==> build 51: inputs <==
==> flow/design.v <==
`timescale 1ns / 1ps
module pid_controller(
    input  logic        clk,
    input  logic        rst_n,
    input  logic [15:0] setpoint,
    input  logic [15:0] feedback,
    input  logic [15:0] Kp,
    input  logic [15:0] Ki,
    input  logic [15:0] Kd,
    input  logic [15:0] clk_prescaler,
    output logic [15:0] control_signal
);
    logic signed [16:0]  error_s;         
    logic signed [16:0]  prev_error_s;
    logic signed [31:0]  integral_s;      
    logic signed [31:0]  derivative_s;
    logic [15:0] clk_divider;
    logic        sampling_flag;
    logic signed [31:0] kp_mul, ki_mul;
    logic signed [31:0] kd_mul;
    logic signed [31:0] control_calc;
    always_ff @(posedge clk or negedge rst_n) begin
        if (!rst_n) begin
            clk_divider    <= 16'h0000;
            sampling_flag  <= 1'b0;
        end else if (clk_divider == clk_prescaler) begin
            clk_divider    <= 16'h0000;
            sampling_flag  <= 1'b1;
        end else begin
            clk_divider    <= clk_divider + 16'd1;
            sampling_flag  <= 1'b0;
        end
    end
    always_comb begin
        error_s = $signed({1'b0, setpoint}) - $signed({1'b0, feedback});
        kp_mul = $signed({1'b0, Kp}) * error_s;
        ki_mul = $signed({1'b0, Ki}) * error_s;
        kd_mul = $signed({1'b0, Kd}) * (error_s - prev_error_s);
        control_calc = kp_mul + integral_s + kd_mul;
    end
    always_ff @(posedge clk or negedge rst_n) begin
        if (!rst_n) begin
            prev_error_s   <= '0;
            integral_s     <= '0;
            derivative_s   <= '0;
            control_signal <= 16'h0000;
        end else if (sampling_flag) begin
            integral_s   <= integral_s + ki_mul;
            derivative_s <= kd_mul;
            control_signal <= control_calc[15:0];
            prev_error_s <= error_s;
        end
    end
endmodule
`timescale 1ns/1ps
module top (
  input  logic        clk,
  input  logic        rst_n,
  input  logic [15:0] setpoint,
  input  logic [15:0] feedback,
  input  logic [15:0] Kp,
  input  logic [15:0] Ki,
  input  logic [15:0] Kd,
  input  logic [15:0] clk_prescaler,
  output logic [15:0] control_signal
);
  pid_controller u_dut (
    .clk(clk),
    .rst_n(rst_n),
    .setpoint(setpoint),
    .feedback(feedback),
    .Kp(Kp),
    .Ki(Ki),
    .Kd(Kd),
    .clk_prescaler(clk_prescaler),
    .control_signal(control_signal)
  );
endmodule
==> flow/run.sh <==
#!/bin/bash
# the make line also repeats each setting of config.mk as NAME=value (left out here)
make -C /OpenROAD-flow-scripts/flow DESIGN_CONFIG=/design/flow/config.mk WORK_HOME=/design/flow/orfs CLKGATE_MAP_FILE= finish
==> flow/config.mk <==
export PLATFORM = sky130hd
export DESIGN_NAME = top
export DESIGN_NICKNAME = top
export VERILOG_FILES = /design/flow/design.v
export SDC_FILE = /design/flow/constraint.sdc
export NUM_CORES = 4
export LEC_CHECK = 0
export CAP_MARGIN = 20
export CELL_PAD_IN_SITES_DETAIL_PLACEMENT = 0
export CELL_PAD_IN_SITES_GLOBAL_PLACEMENT = 0
export CORE_MARGIN = 2
export CORE_UTILIZATION = 72
export CTS_CLUSTER_DIAMETER = 29
export CTS_CLUSTER_SIZE = 37
export GPL_ROUTABILITY_DRIVEN = 1
export MIN_ROUTING_LAYER = met1
export PLACE_DENSITY_LB_ADDON = 0.28
export SLEW_MARGIN = 10
export TNS_END_PERCENT = 5
==> flow/constraint.sdc <==
create_clock -name core_clock -period 6.75 [get_ports {clk}]
set_input_delay 1.3500 -clock core_clock [delete_from_list [all_inputs] [get_ports {clk}]]
set_output_delay 1.3500 -clock core_clock [all_outputs]
set_load 0.01 [all_outputs]
==> inputs of build 23, as changes to build 51 <==
- CELL_PAD_IN_SITES_DETAIL_PLACEMENT: 0 -> not set
- CELL_PAD_IN_SITES_GLOBAL_PLACEMENT: 0 -> not set
- CTS_CLUSTER_DIAMETER: 29 -> not set
- CTS_CLUSTER_SIZE: 37 -> 88
- GPL_ROUTABILITY_DRIVEN: 1 -> not set
- MIN_ROUTING_LAYER: met1 -> not set
- PLACE_DENSITY_LB_ADDON: 0.28 -> 0.03
- SLEW_MARGIN: 10 -> 20
==> flow/constraint.sdc (replaced) <==
create_clock -name core_clock -period 10.2 [get_ports {clk}]
set_input_delay 2.0400 -clock core_clock [delete_from_list [all_inputs] [get_ports {clk}]]
set_output_delay 2.0400 -clock core_clock [all_outputs]
set_load 0.01 [all_outputs]
==> inputs of build 84, as changes to build 51 <==
- CELL_PAD_IN_SITES_DETAIL_PLACEMENT: 0 -> not set
- CELL_PAD_IN_SITES_GLOBAL_PLACEMENT: 0 -> not set
- CTS_CLUSTER_DIAMETER: 29 -> not set
- CTS_CLUSTER_SIZE: 37 -> 80
- GPL_ROUTABILITY_DRIVEN: 1 -> not set
- HOLD_SLACK_MARGIN: not set -> -0.09
- MIN_ROUTING_LAYER: met1 -> not set
- PLACE_DENSITY_LB_ADDON: 0.28 -> 0.03
- SETUP_SLACK_MARGIN: not set -> 1.97
- SLEW_MARGIN: 10 -> 20
==> notes <==
- Build 84 completed, yet does not pass: setup timing. Build 23 ran to the end with violations: setup timing. Build 51 finished with setup timing left.
- In build 23 the via count is smaller than in build 51, by 11%.
- Flip-flop count is the same in build 84 and build 23.
- Final cell count: build 23 < build 51 < build 84.
- Clock skew: build 51 > build 23 > build 84.
- Non-clock buffer count, lowest first: build 23, build 51, build 84.
- In synthesized area, build 51 and build 23 do not differ.
- Register-to-register slack: build 23 > build 51 > build 84.
- Cell area, lowest first: build 23, build 51, build 84.
